==> flow/design.v (excerpt) <==
module div_avalon
	#(
		parameter W     = 32,
				  CBIT  = 6		 
	 )
	(
		input wire clk, reset,
		input wire [2:0] div_address,
		input wire div_chipselect,
		input wire div_write,
		input wire [W-1:0] div_writedata,
		output wire [W-1:0] div_readdata,
		output wire div_irq,
		output wire div_rdy
	);
    localparam [2:0]
        SET_DIVIDEND  = 3'h0,
        SET_DIVISOR   = 3'h1,
        START         = 3'h2,
        GET_QUOTIENT  = 3'h3,
        GET_REMAINDER = 3'h4,
        GET_READY     = 3'h5,
        DONE_TRG      = 3'h6;
	wire div_start, div_ready, set_done_trg, clr_done_trg;
	reg [W-1:0] dvnd_reg, dvsr_reg;
	reg done_trg_reg;
	wire [W-1:0] quo, rmd;
	wire wr_en, wr_dvnd, wr_dvsr;
	div #(.W(32), .CBIT(6)) d1
		 ( .clk(clk), .reset(reset), .str_trg(div_start), .dvsr(dvsr_reg), .dvnd(dvnd_reg),   
		   .ready(div_ready), .done_trg(set_done_trg), .quo(quo), .rmd(rmd));         
	always @ (posedge clk, posedge reset)
	begin
		if (reset)
		begin
			dvnd_reg <= 0;
			dvsr_reg <= 0;
			done_trg_reg <= 0;
		end
		else
		begin
			if (wr_dvnd)
				dvnd_reg <= div_writedata;
			if (wr_dvsr)
				dvsr_reg <= div_writedata;
			if (set_done_trg)
				done_trg_reg <= 1'b1;
			else if (clr_done_trg)
				done_trg_reg <= 1'b0;
		end
	end
	assign wr_en = div_write & div_chipselect;
	assign wr_dvnd = (div_address == SET_DIVIDEND) & wr_en;
	assign wr_dvsr = (div_address == SET_DIVISOR) & wr_en;
	assign div_start = (div_address == START) & wr_en;
	assign clr_done_trg = (div_address == DONE_TRG) & wr_en;
	assign div_readdata = (div_address == GET_QUOTIENT) ? quo :
								 (div_address == GET_REMAINDER) ? rmd :
								 (div_address == GET_READY) ? {31'b0, div_ready} : {31'b0, done_trg_reg};
	assign div_rdy = div_ready;
	assign div_irq = done_trg_reg;
endmodule
make LEC_CHECK=0 ABC_AREA=1 CAP_MARGIN=20 CELL_PAD_IN_SITES_DETAIL_PLACEMENT=1 CELL_PAD_IN_SITES_GLOBAL_PLACEMENT=0 CORE_ASPECT_RATIO=0.52 CORE_MARGIN=7 CORE_UTILIZATION=29 CTS_CLUSTER_DIAMETER=212 CTS_CLUSTER_SIZE=89 GPL_ROUTABILITY_DRIVEN=1 GPL_TIMING_DRIVEN=0 MAX_ROUTING_LAYER=met5 PLACE_DENSITY_LB_ADDON=0.09 SETUP_SLACK_MARGIN=0.83 SLEW_MARGIN=20 TNS_END_PERCENT=50 finish   # period 3.06 ns
run.sh (not shown) runs the stock make flow with config.mk's settings and CLKGATE_MAP_FILE=.
Edit:
- ABC_AREA: 1 -> 0
- CELL_PAD_IN_SITES_GLOBAL_PLACEMENT: 0 -> default
- CORE_ASPECT_RATIO: 0.52 -> 1.25
- CORE_MARGIN: 7 -> 2
- CTS_CLUSTER_DIAMETER: 212 -> default
- CTS_CLUSTER_SIZE: 89 -> default
- GPL_TIMING_DRIVEN: 0 -> default
- MAX_ROUTING_LAYER: met5 -> default
After rerunning:
- non-clock buffer count grows by 24
- global-route usage shrinks by 2.8 points
- core utilization barely changes
- power shrinks by a quarter to a third
- cell count shrinks by a quarter to a third
- setup slack degrades by 300 ps
- wire length shrinks by a quarter to a third
- fmax shrinks by roughly a tenth
Edit:
- ABC_AREA: 0 -> default
- CELL_PAD_IN_SITES_DETAIL_PLACEMENT: 1 -> default
- CORE_ASPECT_RATIO: 1.25 -> default
- CORE_UTILIZATION: 29 -> 40
- GPL_ROUTABILITY_DRIVEN: 1 -> default
- PLACE_DENSITY_LB_ADDON: 0.09 -> default
- SETUP_SLACK_MARGIN: 0.83 -> default
- TNS_END_PERCENT: 50 -> default
- clock period: 3.06 -> 5.0 ns (I/O delays scaled with it)
Result: Power falls by 51%. Sequential power goes down by 37%. Worst setup slack gets better by 750 ps. Routed wire length drops by 23%. Register-to-register slack gains 1000 ps. First-iteration DRC count went up by about 50%.

---

== build 11 ==
Starting RTL as in the previous note.
clock: 2.32 ns
lec_check: 0
abc_area: 1
cap_margin: 20
core_margin: 2
core_utilization: 68
cts_cluster_size: 36
hold_slack_margin: 0.29
place_density: 0.64
setup_slack_margin: 0.69
slew_margin: 20
Seen in the log of build 11: DPL-0038 during global routing (5_1_grt), after which the run never completed.
Changes in build 33 relative to build 11:
Settings: a deleted CTS_CLUSTER_SIZE that had been 36; a deleted PLACE_DENSITY that had been 0.64; a deleted ABC_AREA that had been 1; a deleted HOLD_SLACK_MARGIN that had been 0.29; a deleted SETUP_SLACK_MARGIN that had been 0.69; a change of CORE_UTILIZATION from 68 to 57; a change of the clock period (ns, I/O delays scaled along) from 2.32 to 2.65.
--- outcome ---
The lower post-cts repair resize count came out of build 33.
Each of build 11 and build 33 falls short of a clean finish.
Build 33 ran in full, but the layout does not pass; the checks complain about setup timing.
Stage in which a tool error killed build 11: global routing (5_1_grt).
Relative to build 11, overall die area increased by 7.9% in build 33.
As of build 33, number of core rows had risen by a few percent compared to build 11.
Build 33 vs build 11: yosys-reported design area after synthesis down
Per the comparison of build 33 with build 11, number of post-CTS setup repair buffers went down; horizontal die dimension saw an increase; number of I/O port buffers saw little to no change; total nets after synthesis lost about 37%; synthesized area dropped 9.4%.
On maximum buffer depth of the clock tree, build 11 and build 33 are basically level.
Looking only at synthesized instance count, and setting everything else aside, the lower value of build 11 and build 33 goes to build 33.
Setup changes, build 33 to build 87
Settings: CORE_UTILIZATION now 45, was 57; SETUP_SLACK_MARGIN now 0.69, previously not set; ABC_AREA now 1, previously not set; CTS_CLUSTER_DIAMETER now 381, previously not set; CELL_PAD_IN_SITES_GLOBAL_PLACEMENT now 1, previously not set.
==> comparison <==
The flow for build 33 finished, though final verification flagged setup timing.
Build 87 completed; timing, DRC and antenna clean
Final worst clock skew for build 87 is higher than for build 33.
Going from build 33 to build 87, setup slack rose 0.63 ns, critical path depth rose 5, internal reg-to-reg setup slack rose 0.63 ns.
## Diff of input files: build 4 against build 87
Settings: removing CELL_PAD_IN_SITES_GLOBAL_PLACEMENT (formerly 1); removing SETUP_SLACK_MARGIN (formerly 0.69); removing CTS_CLUSTER_DIAMETER (formerly 381); changing CORE_UTILIZATION from 45 to 40; removing ABC_AREA (formerly 1); changing the clock period (ns, I/O delays scaled along) from 2.65 to 4.13.
Findings:
- Build 4 vs. build 87: met3 wire length went down by 880 um.
- Build 4 finished end to end and its layout was clean on timing, DRC and antenna.
- Cell area after synthesis delta for build 4 relative to build 87: 9.4% lower
- Build 4 vs build 87: worst hold slack up
- AND-OR/OR-AND gates as the largest non-sequential cell family by area was reported by build 4, and simple AND/OR/NAND/NOR gates by build 87.

---

div_avalon again, from the RTL that the note above started with.
export LEC_CHECK = 0
export ABC_AREA = 1
export CAP_MARGIN = 20
export CORE_ASPECT_RATIO = 0.5
export CORE_MARGIN = 2
export CORE_UTILIZATION = 72
export CTS_CLUSTER_DIAMETER = 225
export CTS_CLUSTER_SIZE = 100
export SETUP_SLACK_MARGIN = 0.56
export SLEW_MARGIN = 20
create_clock -name core_clock -period 2.51 [get_ports {clk}]
The baseline stopped in 5_1_grt, error GRT-0232.
Next try:
Settings changed: CORE_ASPECT_RATIO 0.5 to unset, HOLD_SLACK_MARGIN set to 0.28, SETUP_SLACK_MARGIN 0.56 to 0.45.
=>
- The changed run died in 5_1_grt
- area after synthesis does not change
- die size goes down by 0.38%
- synthesized cell count is unchanged
Next try:
Settings changed: ABC_AREA 1 to unset, CORE_UTILIZATION 72 to 64, CTS_CLUSTER_DIAMETER 225 to unset, CTS_CLUSTER_SIZE 100 to unset, HOLD_SLACK_MARGIN 0.28 to unset, SETUP_SLACK_MARGIN 0.45 to unset.
Clock period 2.51 ns to 3.37 ns, I/O delays scaled along.
Now the flow finished but fails on negative setup slack.
Synthesized cell count shrinks by 39%.
Synthesized area is lower by 9.4%.
Die size went up by 1.9%.
Next try:
Settings changed: CORE_UTILIZATION 64 to 20.
Clock period 3.37 ns to 4.13 ns, I/O delays scaled along.
This time the run went through all stages and came out clean.
Worst hold slack barely changes.
Core utilization went down by 53 points.
Clock power went down by roughly a tenth.
Die area went up to 3.1 times its value.
First-iteration DRC count went down by well over a third.
Routed wire length went up by a few percent.
Non-clock buffer count went down by 22.
Design area went up by a few percent.
Worst setup slack gains 0.49 ns.
Area after synthesis stays the same.
Via count went down by a little under a tenth.
Next try:
Settings changed: CORE_UTILIZATION 20 to 68, CTS_CLUSTER_SIZE set to 36.
Clock period 4.13 ns to 2.86 ns, I/O delays scaled along.
=> Now the flow finished but failed the layout checks on negative setup slack. Routed wire length grows by a quarter to a third. Global-route usage grows by 33 points. Design area grows by a little under a tenth. Worst setup slack loses 0.82 ns.

---

== run A ==
Starting RTL as in the previous note.
==> flow/design.v (excerpt) <==
module div_avalon
	#(
		parameter W     = 32,
				  CBIT  = 6		 
	 )
	(
		input wire clk, reset,
		input wire [2:0] div_address,
		input wire div_chipselect,
		input wire div_write,
		input wire [W-1:0] div_writedata,
		output wire [W-1:0] div_readdata,
		output wire div_irq,
		output wire div_rdy
	);
Settings: LEC_CHECK=0, CAP_MARGIN=35, CELL_PAD_IN_SITES_DETAIL_PLACEMENT=2, CORE_ASPECT_RATIO=0.81, CORE_MARGIN=9, CORE_UTILIZATION=40, CTS_CLUSTER_DIAMETER=77, CTS_CLUSTER_SIZE=45, GPL_ROUTABILITY_DRIVEN=0, MIN_ROUTING_LAYER=met2, SLEW_MARGIN=20, TNS_END_PERCENT=70; clock period 4.73 ns.
The following lists how run B was set up differently from run A:
# run A
export LEC_CHECK = 0
export CAP_MARGIN = 35
export CELL_PAD_IN_SITES_DETAIL_PLACEMENT = 2
export CORE_ASPECT_RATIO = 0.81
export CORE_MARGIN = 9
export CORE_UTILIZATION = 40
export CTS_CLUSTER_DIAMETER = 77
export CTS_CLUSTER_SIZE = 45
export GPL_ROUTABILITY_DRIVEN = 0
export MIN_ROUTING_LAYER = met2
export SLEW_MARGIN = 20
export TNS_END_PERCENT = 70
create_clock -name core_clock -period 4.73 [get_ports {clk}]
# run B
export LEC_CHECK = 0
export CAP_MARGIN = 20
export CORE_MARGIN = 2
export CORE_UTILIZATION = 65
export SLEW_MARGIN = 20
create_clock -name core_clock -period 3.38 [get_ports {clk}]
Findings:
Delta (run B minus run A): critical-path maximum fanout higher; via count moved down; switching power now sits higher; setup slack went down. Side by side, number of buffers other than clock buffers in the final layout turned out higher in run B than in run A. [compare] base=run A new=run B: routed wire length now smaller; chip area line of the yosys report ~0 delta; power rose by 2.7 mW; global-route wire length before repair shows a reduction of 13000 um. Against run A, sum of met3 wire segment lengths after detailed routing in run B fell by more than half.
--- input diff run B..run C ---
# run B
export LEC_CHECK = 0
export CAP_MARGIN = 20
export CORE_MARGIN = 2
export CORE_UTILIZATION = 65
export SLEW_MARGIN = 20
create_clock -name core_clock -period 3.38 [get_ports {clk}]
# run C
export LEC_CHECK = 0
export CAP_MARGIN = 20
export CORE_MARGIN = 2
export CORE_UTILIZATION = 72
export HOLD_SLACK_MARGIN = 0.29
export SLEW_MARGIN = 20
create_clock -name core_clock -period 3.2 [get_ports {clk}]
[summary]
In run C the implementation completed, yet the final layout does not meet the checks, the culprit being setup timing.
Run C: post-route clock period utilization 6.9 points above run B
Between run B and run C, final sum of negative setup slack decreased.
Compared to run B, run C has routed wire length about 16% higher.
Per the comparison of run C with run B, combinational power went up 18%; signed area change from the synthesized netlist to the final layout rose by 2.0 points; share of total power in the clock network has decreased; routed metal-1 wirelength saw an increase.
Run B → run C: design area picked up an extra 1.6%; met2 track demand over resource in global routing picked up an extra 14 points.
Delta (run C minus run B): total half-perimeter wirelength after legalization and detailed placement increased about 7%, critical path depth +5.
Run comparison: run C worst setup path endpoint d1.rh_reg[30]$_DFFE_PP0P_; run B worst setup path endpoint div_readdata[14]
For run D, these inputs were changed with respect to run C:
# run C
export LEC_CHECK = 0
export CAP_MARGIN = 20
export CORE_MARGIN = 2
export CORE_UTILIZATION = 72
export HOLD_SLACK_MARGIN = 0.29
export SLEW_MARGIN = 20
create_clock -name core_clock -period 3.2 [get_ports {clk}]
# run D
export LEC_CHECK = 0
export ABC_AREA = 1
export CAP_MARGIN = 20
export CORE_MARGIN = 2
export CORE_UTILIZATION = 62
export SLEW_MARGIN = 20
create_clock -name core_clock -period 2.51 [get_ports {clk}]
Notes after the runs:
- Run D: final critical-path setup slack is 0.22 ns higher than what run C reported.
- What run D reported for overall power has to be multiplied by 0.66 to get the figure for run C.
- Looking at the reports, run D completed the entire flow and the layout it produced met the timing, DRC and antenna checks.
- Area fraction in xor and xnor cells, run D and run C, higher one = run C.
- Re maximum net fanout on the critical path: run D and run C aren't equal, and the higher value belongs to run D.
Power is estimated from default activity; no workload was simulated.
